==> inputs of v21 <==
Design AuctionSearch, start of the top module:
module AuctionSearch(
  input         clock,
  input         reset,
  output        io_rewardIn_0_ready,
  input         io_rewardIn_0_valid,
  input  [7:0]  io_rewardIn_0_reward,
  input  [10:0] io_rewardIn_0_idx,
  input         io_rewardIn_0_last,
  output [10:0] io_agentIdx_0,
  input  [7:0]  io_price_0,
  output        io_rewardIn_1_ready,
  input         io_rewardIn_1_valid,
  input  [7:0]  io_rewardIn_1_reward,
  input  [10:0] io_rewardIn_1_idx,
  output [10:0] io_agentIdx_1,
  input  [7:0]  io_price_1,
  output        io_rewardIn_2_ready,
  input         io_rewardIn_2_valid,
  input  [7:0]  io_rewardIn_2_reward,
  input  [10:0] io_rewardIn_2_idx,
  output [10:0] io_agentIdx_2,
  input  [7:0]  io_price_2,
  output        io_rewardIn_3_ready,
  input         io_rewardIn_3_valid,
  input  [7:0]  io_rewardIn_3_reward,
  input  [10:0] io_rewardIn_3_idx,
  output [10:0] io_agentIdx_3,
  input  [7:0]  io_price_3,
  output        io_rewardIn_4_ready,
  input         io_rewardIn_4_valid,
  input  [7:0]  io_rewardIn_4_reward,
  input  [10:0] io_rewardIn_4_idx,
  output [10:0] io_agentIdx_4,
  input  [7:0]  io_price_4,
  ...
==> flow/config.mk <==
export PLATFORM = sky130hd
export DESIGN_NAME = AuctionSearch
export DESIGN_NICKNAME = AuctionSearch
export VERILOG_FILES = /design/flow/design.v
export SDC_FILE = /design/flow/constraint.sdc
export NUM_CORES = 4
export LEC_CHECK = 0
export CAP_MARGIN = 20
export CORE_MARGIN = 2
export CORE_UTILIZATION = 40
export CTS_CLUSTER_SIZE = 92
export HOLD_SLACK_MARGIN = 0.05
export MAX_ROUTING_LAYER = met4
export PLACE_DENSITY = 0.6
export SLEW_MARGIN = 20
==> flow/constraint.sdc <==
create_clock -name core_clock -period 4.0 [get_ports {clock}]
set_input_delay 0.8000 -clock core_clock [delete_from_list [all_inputs] [get_ports {clock}]]
set_output_delay 0.8000 -clock core_clock [all_outputs]
set_load 0.01 [all_outputs]
run.sh (not shown) runs the stock make flow with config.mk's settings and CLKGATE_MAP_FILE=.
==> v38: changes against v21 <==
Settings changed: CORE_UTILIZATION 40 to 71, CTS_CLUSTER_SIZE 92 to 33, HOLD_SLACK_MARGIN 0.05 to default, MAX_ROUTING_LAYER met4 to default, PLACE_DENSITY 0.6 to default, SETUP_SLACK_MARGIN from default to 0.6.
==> flow/constraint.sdc (replaced) <==
create_clock -name core_clock -period 2.11 [get_ports {clock}]
set_input_delay 0.4220 -clock core_clock [delete_from_list [all_inputs] [get_ports {clock}]]
set_output_delay 0.4220 -clock core_clock [all_outputs]
set_load 0.01 [all_outputs]
==> results <==
| quantity | v21 | v38 |
|---|---|---|
| Total die area | 123600 sq um | 70140 sq um |
| Post-CTS setup buffer count | 0 | 116 |
| Placement row count | 127 | 95 |
| Total instance count after detailed placement | 7802 | 7723 |
| Core footprint | 119800 sq um | 67280 sq um |
| Core Density at Floorplan | 40.32% | 71.81% |
| Area share of and/or/nand/nor cells after synthesis | 19.08% | 19.08% |
| Last weighted congestion value of the routability-driven placer | 0.9222 | 0.9742 |
| Post-cts hold buffer count | 0 | 0 |
| Cell area after placement | 53430 sq um | 59410 sq um |
| Register area share after synthesis | 41.36% | 41.36% |
| Post-synthesis compound-gate area fraction | 19.15% | 19.15% |
| Result of the run | timing/DRC/antenna clean | did not finish |
| Failing step | - | global routing |
| Minimum setup slack after placement | 0.2919 ns | -1.257 ns |
| Root Driver | sky130_fd_sc_hd__clkbuf_16 | sky130_fd_sc_hd__clkbuf_16 |
| Die Y | 351.5 microns | 264.8 microns |
| Horizontal die size | 351.5 microns | 264.8 microns |
| Total clock buffers created by CTS | 106 | 98 |
| DP Wirelength | 101000 microns | 108000 microns |
| Cells resized by post-CTS repair | 6 | 518 |

========
==> run Z <==
Starting RTL as in the previous note.
Design AuctionSearch, start of the top module:
module AuctionSearch(
  input         clock,
  input         reset,
  output        io_rewardIn_0_ready,
  input         io_rewardIn_0_valid,
  input  [7:0]  io_rewardIn_0_reward,
  input  [10:0] io_rewardIn_0_idx,
  input         io_rewardIn_0_last,
  output [10:0] io_agentIdx_0,
  input  [7:0]  io_price_0,
  output        io_rewardIn_1_ready,
  input         io_rewardIn_1_valid,
  input  [7:0]  io_rewardIn_1_reward,
  input  [10:0] io_rewardIn_1_idx,
  output [10:0] io_agentIdx_1,
  input  [7:0]  io_price_1,
  output        io_rewardIn_2_ready,
  input         io_rewardIn_2_valid,
  input  [7:0]  io_rewardIn_2_reward,
  input  [10:0] io_rewardIn_2_idx,
  output [10:0] io_agentIdx_2,
  input  [7:0]  io_price_2,
  output        io_rewardIn_3_ready,
  input         io_rewardIn_3_valid,
  input  [7:0]  io_rewardIn_3_reward,
  input  [10:0] io_rewardIn_3_idx,
  output [10:0] io_agentIdx_3,
  input  [7:0]  io_price_3,
  output        io_rewardIn_4_ready,
  input         io_rewardIn_4_valid,
  input  [7:0]  io_rewardIn_4_reward,
  input  [10:0] io_rewardIn_4_idx,
  output [10:0] io_agentIdx_4,
  input  [7:0]  io_price_4,
  output        io_rewardIn_5_ready,
  input         io_rewardIn_5_valid,
  input  [7:0]  io_rewardIn_5_reward,
  input  [10:0] io_rewardIn_5_idx,
  output [10:0] io_agentIdx_5,
  input  [7:0]  io_price_5,
  output        io_rewardIn_6_ready,
  input         io_rewardIn_6_valid,
  input  [7:0]  io_rewardIn_6_reward,
  input  [10:0] io_rewardIn_6_idx,
  output [10:0] io_agentIdx_6,
  input  [7:0]  io_price_6,
  output        io_rewardIn_7_ready,
  input         io_rewardIn_7_valid,
  input  [7:0]  io_rewardIn_7_reward,
  input  [10:0] io_rewardIn_7_idx,
  output [10:0] io_agentIdx_7,
  input  [7:0]  io_price_7,
  input         io_resultOut_ready,
  output        io_resultOut_valid,
  output [10:0] io_resultOut_winner,
  output [7:0]  io_resultOut_bid
);
  wire        pe0_valid;
  wire [7:0]  pe0_benefit;
  wire [7:0]  pe0_oldPrice;
  wire [10:0] pe0_id;
  wire        pe0_last;
  wire        pe0_ready;
  wire        pe1_valid;
  wire [7:0]  pe1_benefit;
  wire [7:0]  pe1_oldPrice;
  wire [10:0] pe1_id;
  wire        pe1_last;
  wire        pe1_ready;
  wire        pe2_valid;
  wire [7:0]  pe2_benefit;
  wire [7:0]  pe2_oldPrice;
  wire [10:0] pe2_id;
  ...
clock: 3.53 ns
lec_check: 0
abc_area: 1
cap_margin: 5
core_aspect_ratio: 0.56
core_margin: 4
core_utilization: 26
cts_cluster_size: 95
gpl_routability_driven: 1
hold_slack_margin: -0.04
max_routing_layer: met4
min_routing_layer: met1
place_density_lb_addon: 0.18
setup_slack_margin: 0.9
slew_margin: 20
tns_end_percent: 80
==> inputs of run D, as changes to run Z <==
==> flow/config.mk (replaced) <==
export PLATFORM = sky130hd
export DESIGN_NAME = AuctionSearch
export DESIGN_NICKNAME = AuctionSearch
export VERILOG_FILES = /design/flow/design.v
export SDC_FILE = /design/flow/constraint.sdc
export NUM_CORES = 4
export LEC_CHECK = 0
export ABC_AREA = 1
export CAP_MARGIN = 20
export CORE_MARGIN = 2
export CORE_UTILIZATION = 72
export CTS_CLUSTER_DIAMETER = 249
export MAX_ROUTING_LAYER = met4
export PLACE_DENSITY = 0.36
export SETUP_SLACK_MARGIN = 0.18
export SLEW_MARGIN = 20
==> flow/constraint.sdc (replaced) <==
create_clock -name core_clock -period 2.15 [get_ports {clock}]
set_input_delay 0.4300 -clock core_clock [delete_from_list [all_inputs] [get_ports {clock}]]
set_output_delay 0.4300 -clock core_clock [all_outputs]
set_load 0.01 [all_outputs]
==> inputs of run F, as changes to run Z <==
==> flow/config.mk (replaced) <==
export PLATFORM = sky130hd
export DESIGN_NAME = AuctionSearch
export DESIGN_NICKNAME = AuctionSearch
export VERILOG_FILES = /design/flow/design.v
export SDC_FILE = /design/flow/constraint.sdc
export NUM_CORES = 4
export LEC_CHECK = 0
export CAP_MARGIN = 20
export CORE_MARGIN = 2
export CORE_UTILIZATION = 57
export SETUP_SLACK_MARGIN = 0.31
export SLEW_MARGIN = 20
==> flow/constraint.sdc (replaced) <==
create_clock -name core_clock -period 2.11 [get_ports {clock}]
set_input_delay 0.4220 -clock core_clock [delete_from_list [all_inputs] [get_ports {clock}]]
set_output_delay 0.4220 -clock core_clock [all_outputs]
set_load 0.01 [all_outputs]
==> results <==
Run Z finished clean. Run F finished but failed the layout checks on setup timing. Run D died in global routing.
Of run F and run Z, run Z has the higher synthesized cell count (gap about 16%, measured against run Z).
In synthesized area, run D and run Z do not differ.
Setup slack: run F is lower than run Z (1.7 ns).
In run Z the first-iteration DRC count is smaller than in run F, by 14%.
